==> inputs of v2 <==
Design snack, start of the top module:
module snack(
    input ps2_data,
    input ps2_clk,
    input clk,
    input [1:0] speed_mode,
    input rst_n,
    input key,
    output hsync,
    output vsync,
    output beep,
    output [3:0] vga_r,
    output [3:0] vga_g,
    output [3:0] vga_b
    );
Settings: LEC_CHECK=0, CAP_MARGIN=20, CORE_MARGIN=2, CORE_UTILIZATION=40, SETUP_SLACK_MARGIN=0.51, SLEW_MARGIN=20; clock period 10.3 ns.
run.sh (not shown) runs the stock make flow with config.mk's settings and CLKGATE_MAP_FILE=.
==> v7: changes against v2 <==
- ABC_AREA: default -> 1
- CORE_UTILIZATION: 40 -> 72
- HOLD_SLACK_MARGIN: default -> 0.29
- PLACE_DENSITY_LB_ADDON: default -> 0.03
- SETUP_SLACK_MARGIN: 0.51 -> 1.49
==> flow/constraint.sdc (replaced) <==
create_clock -name core_clock -period 5.7 [get_ports {clk}]
set_input_delay 1.1400 -clock core_clock [delete_from_list [all_inputs] [get_ports {clk}]]
set_output_delay 1.1400 -clock core_clock [all_outputs]
set_load 0.01 [all_outputs]
==> v16: changes against v2 <==
- CORE_UTILIZATION: 40 -> 55
- SETUP_SLACK_MARGIN: 0.51 -> default
==> flow/constraint.sdc (replaced) <==
create_clock -name core_clock -period 10.7 [get_ports {clk}]
set_input_delay 2.1400 -clock core_clock [delete_from_list [all_inputs] [get_ports {clk}]]
set_output_delay 2.1400 -clock core_clock [all_outputs]
set_load 0.01 [all_outputs]
==> comparison <==
Between v2 and v16, the lower count of clock-buffer cells in the layout is in v2 (gap 3).
Synthesized cell count is the same in v2 and v16.
Between v16 and v2, the lower sequential power is in v16 (gap about 4%, measured against v2).
Of v2 and v7, v7 has the higher final cell count (gap 4.8%, measured against v7).
Sequential share of layout area: v16 > v2 > v7.
In v2 the register-to-register slack is lower than in v16, by 380 ps.
Via count, highest first: v7, v2, v16.
The highest design area belongs to v7, the lowest to v16.
Flip-flop count is the same in v7 and v2.

==> run a <==
Starting RTL as in the previous note.
## snack
module snack(
    input ps2_data,
    input ps2_clk,
    input clk,
    input [1:0] speed_mode,
    input rst_n,
    input key,
    output hsync,
    output vsync,
    output beep,
    output [3:0] vga_r,
    output [3:0] vga_g,
    output [3:0] vga_b
    );
    wire key_r,key_l,key_u,key_d;
    PS2 ps2(.clk(clk),.rst(!rst_n),.ps2_clk(ps2_clk),.ps2_data(ps2_data),.up(key_u),.left(key_l),.right(key_r),.down(key_d));
    wire [9:0] col;
    wire [8:0] row;
    wire [9:0] box_x;
    wire [8:0] box_y;
    wire drive;
    wire snake_r;
    wire snake_head;
    snack_control u1_snack_control(
        .clk(clk),
        .rst_n(rst_n),
        .key_r(key_r),
        .key_l(key_l),
        .key_u(key_u),
        .key_d(key_d),
        .box_x(box_x),
        .box_y(box_y),
        .x_pos(col),
        .y_pos(row),
        .speed_mode(speed_mode),
        .drive(drive),
        .snack_r(snake_r),
        .snake_head(snake_head)
                  );
    random_box u1_random_box(
        .clk(clk),
  ...
clock: 6.78 ns
lec_check: 0
abc_area: 1
cap_margin: 15
cell_pad_in_sites_detail_placement: 1
cell_pad_in_sites_global_placement: 0
core_margin: 2
core_utilization: 27
min_routing_layer: met2
place_density: 0.45
setup_slack_margin: 0.85
slew_margin: 20
tns_end_percent: 10
==> run b (differences from run a) <==
==> flow/config.mk (replaced) <==
export PLATFORM = sky130hd
export DESIGN_NAME = snack
export DESIGN_NICKNAME = snack
export VERILOG_FILES = /design/flow/design.v
export SDC_FILE = /design/flow/constraint.sdc
export NUM_CORES = 4
export LEC_CHECK = 0
export CAP_MARGIN = 20
export CORE_MARGIN = 2
export CORE_UTILIZATION = 40
export SLEW_MARGIN = 20
==> flow/constraint.sdc (replaced) <==
create_clock -name core_clock -period 8.48 [get_ports {clk}]
set_input_delay 1.6960 -clock core_clock [delete_from_list [all_inputs] [get_ports {clk}]]
set_output_delay 1.6960 -clock core_clock [all_outputs]
set_load 0.01 [all_outputs]
==> run c (differences from run a) <==
==> flow/config.mk (replaced) <==
export PLATFORM = sky130hd
export DESIGN_NAME = snack
export DESIGN_NICKNAME = snack
export VERILOG_FILES = /design/flow/design.v
export SDC_FILE = /design/flow/constraint.sdc
export NUM_CORES = 4
export LEC_CHECK = 0
export CAP_MARGIN = 20
export CORE_MARGIN = 2
export CORE_UTILIZATION = 40
export GPL_TIMING_DRIVEN = 0
export SETUP_SLACK_MARGIN = 2.43
export SLEW_MARGIN = 20
==> flow/constraint.sdc (replaced) <==
create_clock -name core_clock -period 40.0 [get_ports {clk}]
set_input_delay 8.0000 -clock core_clock [delete_from_list [all_inputs] [get_ports {clk}]]
set_output_delay 8.0000 -clock core_clock [all_outputs]
set_load 0.01 [all_outputs]
==> run d (differences from run a) <==
==> flow/config.mk (replaced) <==
export PLATFORM = sky130hd
export DESIGN_NAME = snack
export DESIGN_NICKNAME = snack
export VERILOG_FILES = /design/flow/design.v
export SDC_FILE = /design/flow/constraint.sdc
export NUM_CORES = 4
export LEC_CHECK = 0
export CAP_MARGIN = 20
export CORE_MARGIN = 2
export CORE_UTILIZATION = 58
export SLEW_MARGIN = 20
==> flow/constraint.sdc (replaced) <==
create_clock -name core_clock -period 16.4 [get_ports {clk}]
set_input_delay 3.2800 -clock core_clock [delete_from_list [all_inputs] [get_ports {clk}]]
set_output_delay 3.2800 -clock core_clock [all_outputs]
set_load 0.01 [all_outputs]
==> results.py <==
# Metrics from the implementation run
metrics = {
    "run_status": {
        "status": "timing/DRC/antenna clean",
    },
    "logic_synthesis": {
        "yosys-stat-cells": 6698,
        "mappedNetlistArea_mm2": 0.0550,
        "netlist-cell-type-count": 87,
        "synth_top_area_share": 0.219,
    },
    "floorplanning": {
        "chipArea_mm2": 0.140,
    },
    "final_timing": {
        "tightestPinTransition_ps": 1100,
        "max_slew_margin": 0.270,
        "finClkSkew_ps": 24.2,
    },
    "power": {
        "netSwitchingPower_w": 0.00263,
    },
    "layout": {
        "final-comb-area_mm2": 0.0382,
        "post_layout_nonfiller_instances": 8271,
    },
    "critical_path": {
        "reg2reg_to": "draw.pixel[6]$_SDFFE_PN1N_",
        "source_of_the_critical_timing_path": "vga0.row[4]$_DFF_P_",
        "largest_delay_contributor_family_on_the_critical_path": "simple AND/OR/NAND/NOR gates",
        "critical_path.cell_chain": "buf_4, ha_1, o21a_1, o211ai_1, a31oi_1, a2111oi_2, or4_1, nand4_1, or4_1, or3_1, o32a_1",
    },
}
(the above is from run b)
==> results.py <==
# Metrics from the implementation run
metrics = {
    "run_status": {
        "status": "timing/DRC/antenna clean",
    },
    "logic_synthesis": {
        "netlist-cell-type-count": 87,
        "yosys-stat-cells": 6698,
        "synth_top_area_share": 0.219,
    },
    "critical_path": {
        "critical_path.cell_chain": "and2_1, clkdlybuf4s50_1",
        "largest_delay_contributor_family_on_the_critical_path": "buffers and inverters",
        "reg2reg_to": "draw.pixel[6]$_SDFFE_PN1N_",
        "source_of_the_critical_timing_path": "control_signal$_DFF_PN0_",
    },
    "floorplanning": {
        "chipArea_mm2": 0.0973,
    },
    "final_timing": {
        "finClkSkew_ps": 37.3,
        "max_slew_margin": 0.203,
        "tightestPinTransition_ps": 1200,
    },
    "power": {
        "netSwitchingPower_w": 0.00135,
    },
    "layout": {
        "layout.area.seq_mm2": 0.0143,
        "final-comb-area_mm2": 0.0382,
    },
}
(the above is from run d)
==> results.py <==
# Metrics from the implementation run
metrics = {
    "run_status": {
        "status": "timing/DRC/antenna clean",
    },
    "critical_path": {
        "source_of_the_critical_timing_path": "control_signal$_DFF_PN0_",
        "rr_worst_depth": 15,
        "largest_delay_contributor_family_on_the_critical_path": "buffers and inverters",
        "critical_path.cell_chain": "and2_1, buf_4, clkdlybuf4s50_1",
    },
    "power": {
        "netSwitchingPower_w": 0.000603,
    },
    "final_timing": {
        "max_slew_margin": 0.157,
        "tightestPinTransition_ps": 1250,
        "finClkSkew_ps": 41.5,
    },
    "logic_synthesis": {
        "netlist-cell-type-count": 87,
        "mappedNetlistArea_mm2": 0.0550,
        "synth_top_area_share": 0.219,
    },
    "worst_hold_path": {
        "hold_path_startpoint": "ps2.ps2_clk_falg0$_DFF_PN0_",
        "min_path_cells": 0,
    },
    "floorplanning": {
        "chipArea_mm2": 0.140,
    },
    "layout": {
        "post_layout_nonfiller_instances": 8693,
    },
}
(the above is from run c)
==> results.py <==
# Metrics from the implementation run
metrics = {
    "layout": {
        "final-comb-area_mm2": 0.0382,
        "post_layout_nonfiller_instances": 10483,
    },
    "critical_path": {
        "largest_delay_contributor_family_on_the_critical_path": "simple AND/OR/NAND/NOR gates",
    },
    "run_status": {
        "status": "timing/DRC/antenna clean",
    },
    "final_timing": {
        "tightestPinTransition_ps": 1300,
        "max_slew_margin": 0.128,
        "finClkSkew_ps": 33.8,
    },
    "logic_synthesis": {
        "netlist-cell-type-count": 65,
        "yosys-stat-cells": 7738,
        "synth_top_area_share": 0.211,
    },
    "power": {
        "netSwitchingPower_w": 0.00428,
    },
}
(the above is from run a)

==> 12-13: inputs <==
snack again, from the RTL that the note above started with.
==> flow/design.v (excerpt) <==
module snack(
    input ps2_data,
    input ps2_clk,
    input clk,
    input [1:0] speed_mode,
    input rst_n,
    input key,
    output hsync,
    output vsync,
    output beep,
    output [3:0] vga_r,
    output [3:0] vga_g,
    output [3:0] vga_b
    );
    wire key_r,key_l,key_u,key_d;
    PS2 ps2(.clk(clk),.rst(!rst_n),.ps2_clk(ps2_clk),.ps2_data(ps2_data),.up(key_u),.left(key_l),.right(key_r),.down(key_d));
    wire [9:0] col;
    wire [8:0] row;
    wire [9:0] box_x;
    wire [8:0] box_y;
    wire drive;
    wire snake_r;
    wire snake_head;
    snack_control u1_snack_control(
        .clk(clk),
        .rst_n(rst_n),
        .key_r(key_r),
        .key_l(key_l),
        .key_u(key_u),
        .key_d(key_d),
        .box_x(box_x),
        .box_y(box_y),
        .x_pos(col),
        .y_pos(row),
        .speed_mode(speed_mode),
        .drive(drive),
        .snack_r(snake_r),
        .snake_head(snake_head)
                  );
  ...
Settings: LEC_CHECK=0, ABC_AREA=1, CAP_MARGIN=15, CELL_PAD_IN_SITES_DETAIL_PLACEMENT=0, CELL_PAD_IN_SITES_GLOBAL_PLACEMENT=0, CORE_MARGIN=2, CORE_UTILIZATION=72, CTS_CLUSTER_SIZE=17, HOLD_SLACK_MARGIN=0.2, MIN_ROUTING_LAYER=met1, PLACE_DENSITY_LB_ADDON=0.02, SETUP_SLACK_MARGIN=1.48, SLEW_MARGIN=20; clock period 5.7 ns.
==> 03-05: changes against 12-13 <==
==> flow/config.mk (replaced) <==
export PLATFORM = sky130hd
export DESIGN_NAME = snack
export DESIGN_NICKNAME = snack
export VERILOG_FILES = /design/flow/design.v
export SDC_FILE = /design/flow/constraint.sdc
export NUM_CORES = 4
export LEC_CHECK = 0
export CAP_MARGIN = 30
export CELL_PAD_IN_SITES_DETAIL_PLACEMENT = 0
export CELL_PAD_IN_SITES_GLOBAL_PLACEMENT = 0
export CORE_MARGIN = 2
export CORE_UTILIZATION = 69
export MIN_ROUTING_LAYER = met1
export PLACE_DENSITY = 0.69
export SLEW_MARGIN = 20
==> flow/constraint.sdc (replaced) <==
create_clock -name core_clock -period 6.78 [get_ports {clk}]
set_input_delay 1.3560 -clock core_clock [delete_from_list [all_inputs] [get_ports {clk}]]
set_output_delay 1.3560 -clock core_clock [all_outputs]
set_load 0.01 [all_outputs]
==> 05-11: changes against 12-13 <==
==> flow/config.mk (replaced) <==
export PLATFORM = sky130hd
export DESIGN_NAME = snack
export DESIGN_NICKNAME = snack
export VERILOG_FILES = /design/flow/design.v
export SDC_FILE = /design/flow/constraint.sdc
export NUM_CORES = 4
export LEC_CHECK = 0
export CAP_MARGIN = 20
export CORE_MARGIN = 2
export CORE_UTILIZATION = 40
export SLEW_MARGIN = 20
==> flow/constraint.sdc (replaced) <==
create_clock -name core_clock -period 40.0 [get_ports {clk}]
set_input_delay 8.0000 -clock core_clock [delete_from_list [all_inputs] [get_ports {clk}]]
set_output_delay 8.0000 -clock core_clock [all_outputs]
set_load 0.01 [all_outputs]
==> qor summary <==
quantity	12-13	05-11	03-05
Outcome	timing/DRC/antenna clean	timing/DRC/antenna clean	timing/DRC/antenna clean
Floorplan utilization	72.4%	40.1%	69.6%
Category of the worst setup path launch point	register	input port	register
Insertion delay to the later sink of the worst-skew pair	0.67 ns	0.66 ns	0.66 ns
Slowest cell on the critical path	sky130_fd_sc_hd__nor2_1	sky130_fd_sc_hd__buf_4	sky130_fd_sc_hd__a2111oi_0
End of the worst register-to-register path	draw.pixel[3]$_SDFFE_PN1N_	draw.pixel[6]$_SDFFE_PN1N_	draw.pixel[6]$_SDFFE_PN1N_
Final Instance Area	60,300 sq um	58,800 sq um	58,200 sq um
Delay of the slowest cell on the worst path	0.64 ns	0.75 ns	0.61 ns
First-pass GRT wire length	274 mm	272 mm	261 mm
Internal portion of total power	8.30 mW	1.17 mW	7.00 mW
Slack of the worst reg-to-reg path	1.87 ns	35.26 ns	2.34 ns
Avg Inst Size Synth	7.36 sq um	8.21 sq um	8.21 sq um
Relative area of non-clock buffer cells in the final design	1.13%	1.24%	1.51%
Routed length per instance	19.9 microns	21.1 microns	22.0 microns
Post-synthesis share of cell area spent on full adders, half adders and majority gates	19.1%	19.8%	19.8%
Power of the clock network	5.05 mW	0.710 mW	4.32 mW
Kind of critical path	reg2reg	in2async	reg2reg
Met1 Resource Use GR	56.1%	33.1%	53.7%

==> inputs of run Y <==
Starting RTL as in the previous note.
==> flow/design.v (excerpt) <==
module snack(
    input ps2_data,
    input ps2_clk,
    input clk,
    input [1:0] speed_mode,
    input rst_n,
    input key,
    output hsync,
    output vsync,
    output beep,
    output [3:0] vga_r,
    output [3:0] vga_g,
    output [3:0] vga_b
    );
clock: 5.7 ns
lec_check: 0
abc_area: 1
cap_margin: 30
cell_pad_in_sites_detail_placement: 0
cell_pad_in_sites_global_placement: 0
core_margin: 2
core_utilization: 72
cts_cluster_size: 14
min_routing_layer: met1
place_density_lb_addon: 0.03
setup_slack_margin: 1.7
slew_margin: 20
==> inputs of run A, as changes to run Y <==
- CAP_MARGIN: 30 -> 15
- CTS_CLUSTER_DIAMETER: default -> 379
- HOLD_SLACK_MARGIN: default -> 0.29
- SETUP_SLACK_MARGIN: 1.7 -> -0.35
==> flow/constraint.sdc (replaced) <==
create_clock -name core_clock -period 5.78 [get_ports {clk}]
set_input_delay 1.1560 -clock core_clock [delete_from_list [all_inputs] [get_ports {clk}]]
set_output_delay 1.1560 -clock core_clock [all_outputs]
set_load 0.01 [all_outputs]
==> summary.txt <==
Non-Clock Buffer Count: 78
setup slack, reg-to-reg: 2.09 ns
most repeated library cell on the critical path: nand2_1
status: complete, no violations
post-route minimum period: 3.61 ns
Total Power: 12600 uW
first-pass GRT wire length: 275000 um
final-layout non-clock buffer area share: 1.21%
clk ins delay skew pair: 0.66 ns
[end of results for run Y]
==> summary.txt <==
Main power group: registers
Non-Clock Buffer Count: 80
TAP cells: 1050
first-pass GRT wire length: 271000 um
clk ins delay skew pair: 0.64 ns
setup slack, reg-to-reg: 1.78 ns
Layout Skew: 0.0239 ns
status: complete, no violations
[end of results for run A]

==> wip/xenon: inputs <==
Starting RTL as in the previous note.
make LEC_CHECK=0 ABC_AREA=1 CAP_MARGIN=0 CELL_PAD_IN_SITES_DETAIL_PLACEMENT=2 CELL_PAD_IN_SITES_GLOBAL_PLACEMENT=0 CORE_MARGIN=2 CORE_UTILIZATION=41 CTS_CLUSTER_SIZE=95 GPL_ROUTABILITY_DRIVEN=0 HOLD_SLACK_MARGIN=-0.04 MAX_ROUTING_LAYER=met4 MIN_ROUTING_LAYER=met2 PLACE_DENSITY_LB_ADDON=0.3 SETUP_SLACK_MARGIN=0.85 SLEW_MARGIN=20 TNS_END_PERCENT=75 finish   # period 6.78 ns
==> inputs of wip/garnet, as changes to wip/xenon <==
Settings changed: ABC_AREA 1 to unset, CAP_MARGIN 0 to 20, CELL_PAD_IN_SITES_DETAIL_PLACEMENT 2 to unset, CELL_PAD_IN_SITES_GLOBAL_PLACEMENT 0 to unset, CORE_UTILIZATION 41 to 72, CTS_CLUSTER_SIZE 95 to unset, GPL_ROUTABILITY_DRIVEN 0 to unset, HOLD_SLACK_MARGIN -0.04 to unset, MAX_ROUTING_LAYER met4 to unset, MIN_ROUTING_LAYER met2 to unset, PLACE_DENSITY_LB_ADDON 0.3 to 0.0, SETUP_SLACK_MARGIN 0.85 to 1.7, TNS_END_PERCENT 75 to unset.
==> flow/constraint.sdc (replaced) <==
create_clock -name core_clock -period 5.7 [get_ports {clk}]
set_input_delay 1.1400 -clock core_clock [delete_from_list [all_inputs] [get_ports {clk}]]
set_output_delay 1.1400 -clock core_clock [all_outputs]
set_load 0.01 [all_outputs]
==> out/results.ini <==
[clock_network]
cts_bufs_inserted = 70

[synthesis]
number_of_cells_produced_by_synthesis = 6698
postSynthSeqShare_pct = 25.9
post_synth_and_or_nand_nor_area_fraction_pct = 19.8
synth_cell_type_count = 87
synth_stat.cells = 6698

[grt]
globalRouteMet3Util_pct = 10.6
met1_usage_pct = 54.9

[outcome]
status = timing/DRC/antenna clean

the above is filed under wip/garnet

==> out/results.ini <==
[synthesis]
synthesis.area_per_instance_um2 = 7.36
synth_cell_type_count = 65
synth.top_cells.by_count = 1,554 x nand2_1, 868 x ha_1, 856 x inv_1
number_of_cells_produced_by_synthesis = 7738
post_synth_and_or_nand_nor_area_fraction_pct = 22.9
post_synth_top_area_cell = dfrtp_1
synth_stat.cells = 7738
postSynthSeqShare_pct = 25.0
post_synth_instance_area_um2 = 57000

[floorplan]
floorplanUtilization_pct = 41.4
fp.dieW_um = 377

[outcome]
error_message = [ERROR GRT-0116] Global routing finished with congestion. Check the congestion regions in the DRC Viewer.
stop_stage = global routing (5_1_grt)
status = aborted with a tool error

[clock_network]
cts_bufs_inserted = 72

[grt]
globalRouteMet3Util_pct = 102
met1_usage_pct = 0

the above is filed under wip/xenon

Power and IR drop assume default switching activity.
